==> inputs of run Y <==
## Top_1553B_APB
module Top_1553B_APB
(
  APB_CLK,
  APB_RESETn,
  APB_RDATA,
  APB_READY,
  APB_SLVERR,
  APB_STRB,
  APB_PROT, 
  APB_ADDR,
  APB_ENABLE,
  APB_WRITE,
  APB_WDATA,
  APB_SEL,
  rx0_1553,
  tx0_1553,
  tx0_en,
  rx1_1553,
  tx1_1553,
  tx1_en
);
Settings: LEC_CHECK=0, ABC_AREA=0, CAP_MARGIN=20, CELL_PAD_IN_SITES_DETAIL_PLACEMENT=0, CELL_PAD_IN_SITES_GLOBAL_PLACEMENT=1, CORE_MARGIN=10, CORE_UTILIZATION=48, GPL_ROUTABILITY_DRIVEN=0, GPL_TIMING_DRIVEN=1, MAX_ROUTING_LAYER=met4, MIN_ROUTING_LAYER=met2, PLACE_DENSITY_LB_ADDON=0.03, SETUP_SLACK_MARGIN=-0.0, SLEW_MARGIN=20; clock period 2.86 ns.
run.sh (not shown) runs the stock make flow with config.mk's settings and CLKGATE_MAP_FILE=.
==> run P: changes against run Y <==
Settings changed: ABC_AREA 0 to 1, CELL_PAD_IN_SITES_DETAIL_PLACEMENT 0 to default, CELL_PAD_IN_SITES_GLOBAL_PLACEMENT 1 to default, CORE_MARGIN 10 to 2, CORE_UTILIZATION 48 to 72, CTS_CLUSTER_DIAMETER from default to 203, GPL_ROUTABILITY_DRIVEN 0 to default, GPL_TIMING_DRIVEN 1 to default, MIN_ROUTING_LAYER met2 to default, SETUP_SLACK_MARGIN -0.0 to 1.75.
==> flow/constraint.sdc (replaced) <==
create_clock -name core_clock -period 6.06 [get_ports {APB_CLK}]
set_input_delay 1.2120 -clock core_clock [delete_from_list [all_inputs] [get_ports {APB_CLK}]]
set_output_delay 1.2120 -clock core_clock [all_outputs]
set_load 0.01 [all_outputs]
==> results <==
	run P	run Y
Logic gate fraction of the total cell area	23.9%	22.8%
FA/HA/MAJ Cells, Area Fraction	0.767%	0.802%
Result of the run	timing/DRC/antenna clean	timing/DRC/antenna clean
Placed cell count	6740	5368
Met3 layer usage reported by global route	4.90%	40.1%
Worst hold-check path type	input port to async pin	input port to flop
Arrival time reported for the critical path endpoint	4360 ps	3510 ps
Met1 track utilization from global routing	43.4%	0%
Number of vias per cell after detailed routing	6.40	7.53
Antenna diode count	0	21
Count of buffers added by post-CTS timing repair for setup	0	1
Register-to-register setup slack	2340 ps	70 ps
Clock network contribution to total cell area	6.91%	7.19%

* * *

==> run G: inputs <==
Starting RTL as in the previous note.
clock: 6.64 ns
lec_check: 0
abc_area: 1
cap_margin: 35
cell_pad_in_sites_detail_placement: 0
cell_pad_in_sites_global_placement: 1
core_aspect_ratio: 1.72
core_margin: 2
core_utilization: 35
cts_cluster_diameter: 311
cts_cluster_size: 17
gpl_routability_driven: 0
max_routing_layer: met5
min_routing_layer: met2
place_density: 0.49
slew_margin: 20
tns_end_percent: 40
==> run H (differences from run G) <==
Settings changed: ABC_AREA 1 to default, CAP_MARGIN 35 to 20, CELL_PAD_IN_SITES_DETAIL_PLACEMENT 0 to default, CELL_PAD_IN_SITES_GLOBAL_PLACEMENT 1 to default, CORE_ASPECT_RATIO 1.72 to default, CORE_UTILIZATION 35 to 70, CTS_CLUSTER_DIAMETER 311 to default, GPL_ROUTABILITY_DRIVEN 0 to default, MAX_ROUTING_LAYER met5 to default, MIN_ROUTING_LAYER met2 to default, PLACE_DENSITY 0.49 to default, TNS_END_PERCENT 40 to default.
==> flow/constraint.sdc (replaced) <==
create_clock -name core_clock -period 2.49 [get_ports {APB_CLK}]
set_input_delay 0.4980 -clock core_clock [delete_from_list [all_inputs] [get_ports {APB_CLK}]]
set_output_delay 0.4980 -clock core_clock [all_outputs]
set_load 0.01 [all_outputs]
==> run M (differences from run G) <==
Settings changed: CAP_MARGIN 35 to 20, CELL_PAD_IN_SITES_DETAIL_PLACEMENT 0 to default, CELL_PAD_IN_SITES_GLOBAL_PLACEMENT 1 to default, CORE_ASPECT_RATIO 1.72 to default, CORE_UTILIZATION 35 to 20, CTS_CLUSTER_DIAMETER 311 to 71, CTS_CLUSTER_SIZE 17 to 12, MAX_ROUTING_LAYER met5 to default, MIN_ROUTING_LAYER met2 to default, PLACE_DENSITY 0.49 to 0.48, TNS_END_PERCENT 40 to default.
==> flow/constraint.sdc (replaced) <==
create_clock -name core_clock -period 3.74 [get_ports {APB_CLK}]
set_input_delay 0.7480 -clock core_clock [delete_from_list [all_inputs] [get_ports {APB_CLK}]]
set_output_delay 0.7480 -clock core_clock [all_outputs]
set_load 0.01 [all_outputs]
==> comparison <==
Run M completed without violations. Run H completed, yet does not pass: negative setup slack. Run G went through all stages and came out clean. Via count: run H is smaller than run G (about 40%). Global-route usage, highest first: run H, run G, run M. Non-clock buffer count: run G < run M < run H. Clock-buffer cell count: run H is lower than run M (53).
==> figures <==
metric                                                                      run H                             run G                             run M
Outcome                                                complete, but fails checks                    finished clean                    finished clean
Layout check failures                                        negative setup slack                                 -                                 -
Buffer-and-inverter tally for the worst setup path                              1                                 1                                 4
Tool warnings                                                                 102                               118                               102
Quantity of hold-fixing buffers added after cts                                 1                                 0                                 0
Global Route met2 Usage                                                    57.57%                            42.91%                            17.82%
Required time worst endpoint                                              3.16 ns                           7.28 ns                           4.39 ns
Number of instances in the placed design                                     4905                              8102                             10100
Worst reg2reg path startpoint                       APB_Inter_inst.RegsAddrOut[2]  CoreOne_inst.encoder_fifo.cnt[0]  CoreOne_inst.encoder_fifo.cnt[1]
Clk latency late pin                                                      0.78 ns                           0.77 ns                           0.86 ns
Combinational Area                                                      17530 um2                         18180 um2                         18110 um2

* * *

==> run K: inputs <==
Starting RTL as in the previous note.
export LEC_CHECK = 0
export CAP_MARGIN = 40
export CORE_MARGIN = 2
export CORE_UTILIZATION = 72
export CTS_CLUSTER_SIZE = 17
export HOLD_SLACK_MARGIN = 0.29
export SLEW_MARGIN = 20
create_clock -name core_clock -period 2.34 [get_ports {APB_CLK}]
==> inputs of run D, as changes to run K <==
--- a/flow/config.mk
+++ b/flow/config.mk
@@ -7,7 +7,9 @@
 export LEC_CHECK = 0
-export CAP_MARGIN = 40
+export ABC_AREA = 1
+export CAP_MARGIN = 20
 export CORE_MARGIN = 2
 export CORE_UTILIZATION = 72
-export CTS_CLUSTER_SIZE = 17
-export HOLD_SLACK_MARGIN = 0.29
+export CTS_CLUSTER_DIAMETER = 203
+export MAX_ROUTING_LAYER = met4
+export PLACE_DENSITY_LB_ADDON = 0.03
 export SLEW_MARGIN = 20
==> flow/constraint.sdc (replaced) <==
create_clock -name core_clock -period 7.19 [get_ports {APB_CLK}]
set_input_delay 1.4380 -clock core_clock [delete_from_list [all_inputs] [get_ports {APB_CLK}]]
set_output_delay 1.4380 -clock core_clock [all_outputs]
set_load 0.01 [all_outputs]
==> notes <==
- Run K ran to the end with violations: negative setup slack. Run D completed with no timing, DRC or antenna violations.
- Of run K and run D, run D has the higher final cell count (gap about 25%, measured against run D).
- Of run D and run K, run K has the higher non-clock buffer count (gap 340).
- The power of run K is 3.0 times that of run D.
- In run D the clock skew is lower than in run K, by 25 ps.
- The clock power of run K is 3.4 times that of run D.
- Of run D and run K, run K has the higher combinational power (gap 42%, measured against run K).
- Clock-buffer cell count: run K is higher than run D (1).
- In run D the worst setup slack is higher than in run K, by 3700 ps.
- In run D the cell area is lower than in run K, by about 5%.

* * *

==> 09-18 <==
Starting RTL as in the previous note.
export LEC_CHECK = 0
export ABC_AREA = 1
export CAP_MARGIN = 20
export CORE_ASPECT_RATIO = 1.38
export CORE_MARGIN = 2
export CORE_UTILIZATION = 72
export CTS_CLUSTER_DIAMETER = 203
export MAX_ROUTING_LAYER = met4
export PLACE_DENSITY_LB_ADDON = 0.03
export SLEW_MARGIN = 20
create_clock -name core_clock -period 6.25 [get_ports {APB_CLK}]
==> inputs of 09-10, as changes to 09-18 <==
- CAP_MARGIN: 20 -> 0
- CELL_PAD_IN_SITES_DETAIL_PLACEMENT: default -> 0
- CORE_ASPECT_RATIO: 1.38 -> default
- CTS_CLUSTER_DIAMETER: 203 -> 346
- CTS_CLUSTER_SIZE: default -> 15
- GPL_ROUTABILITY_DRIVEN: default -> 0
- GPL_TIMING_DRIVEN: default -> 1
- MAX_ROUTING_LAYER: met4 -> met5
- MIN_ROUTING_LAYER: default -> met1
- PLACE_DENSITY: default -> 0.65
- PLACE_DENSITY_LB_ADDON: 0.03 -> default
- SETUP_SLACK_MARGIN: default -> -0.0
==> flow/constraint.sdc (replaced) <==
create_clock -name core_clock -period 2.38 [get_ports {APB_CLK}]
set_input_delay 0.4760 -clock core_clock [delete_from_list [all_inputs] [get_ports {APB_CLK}]]
set_output_delay 0.4760 -clock core_clock [all_outputs]
set_load 0.01 [all_outputs]
==> inputs of 03-06, as changes to 09-18 <==
- ABC_AREA: 1 -> 0
- CELL_PAD_IN_SITES_DETAIL_PLACEMENT: default -> 0
- CORE_ASPECT_RATIO: 1.38 -> default
- CTS_CLUSTER_DIAMETER: 203 -> default
- CTS_CLUSTER_SIZE: default -> 20
- GPL_ROUTABILITY_DRIVEN: default -> 0
- GPL_TIMING_DRIVEN: default -> 1
- MAX_ROUTING_LAYER: met4 -> met5
- MIN_ROUTING_LAYER: default -> met1
- PLACE_DENSITY: default -> 0.38
- PLACE_DENSITY_LB_ADDON: 0.03 -> default
- SETUP_SLACK_MARGIN: default -> -0.21
==> flow/constraint.sdc (replaced) <==
create_clock -name core_clock -period 2.33 [get_ports {APB_CLK}]
set_input_delay 0.4660 -clock core_clock [delete_from_list [all_inputs] [get_ports {APB_CLK}]]
set_output_delay 0.4660 -clock core_clock [all_outputs]
set_load 0.01 [all_outputs]
==> summary of the runs <==
09-18 finished with timing, DRC and antenna clean. 03-06 reached the layout checks and failed them: negative setup slack. 09-10 finished but failed the layout checks on negative setup slack. In 09-18 the sequential power is smaller than in 09-10, by 61%. Combinational power, highest first: 09-10, 03-06, 09-18. Clock-buffer cell count: 09-18 < 09-10 < 03-06. The highest design area belongs to 09-10, the lowest to 09-18. Between 03-06 and 09-10, the lower die area is in 03-06 (gap about 4.3%, measured against 09-10). Register-to-register slack, highest first: 09-18, 09-10, 03-06. Setup slack, lowest first: 03-06, 09-10, 09-18.
Power figures rest on the tool's default switching activity, not on a simulated workload.
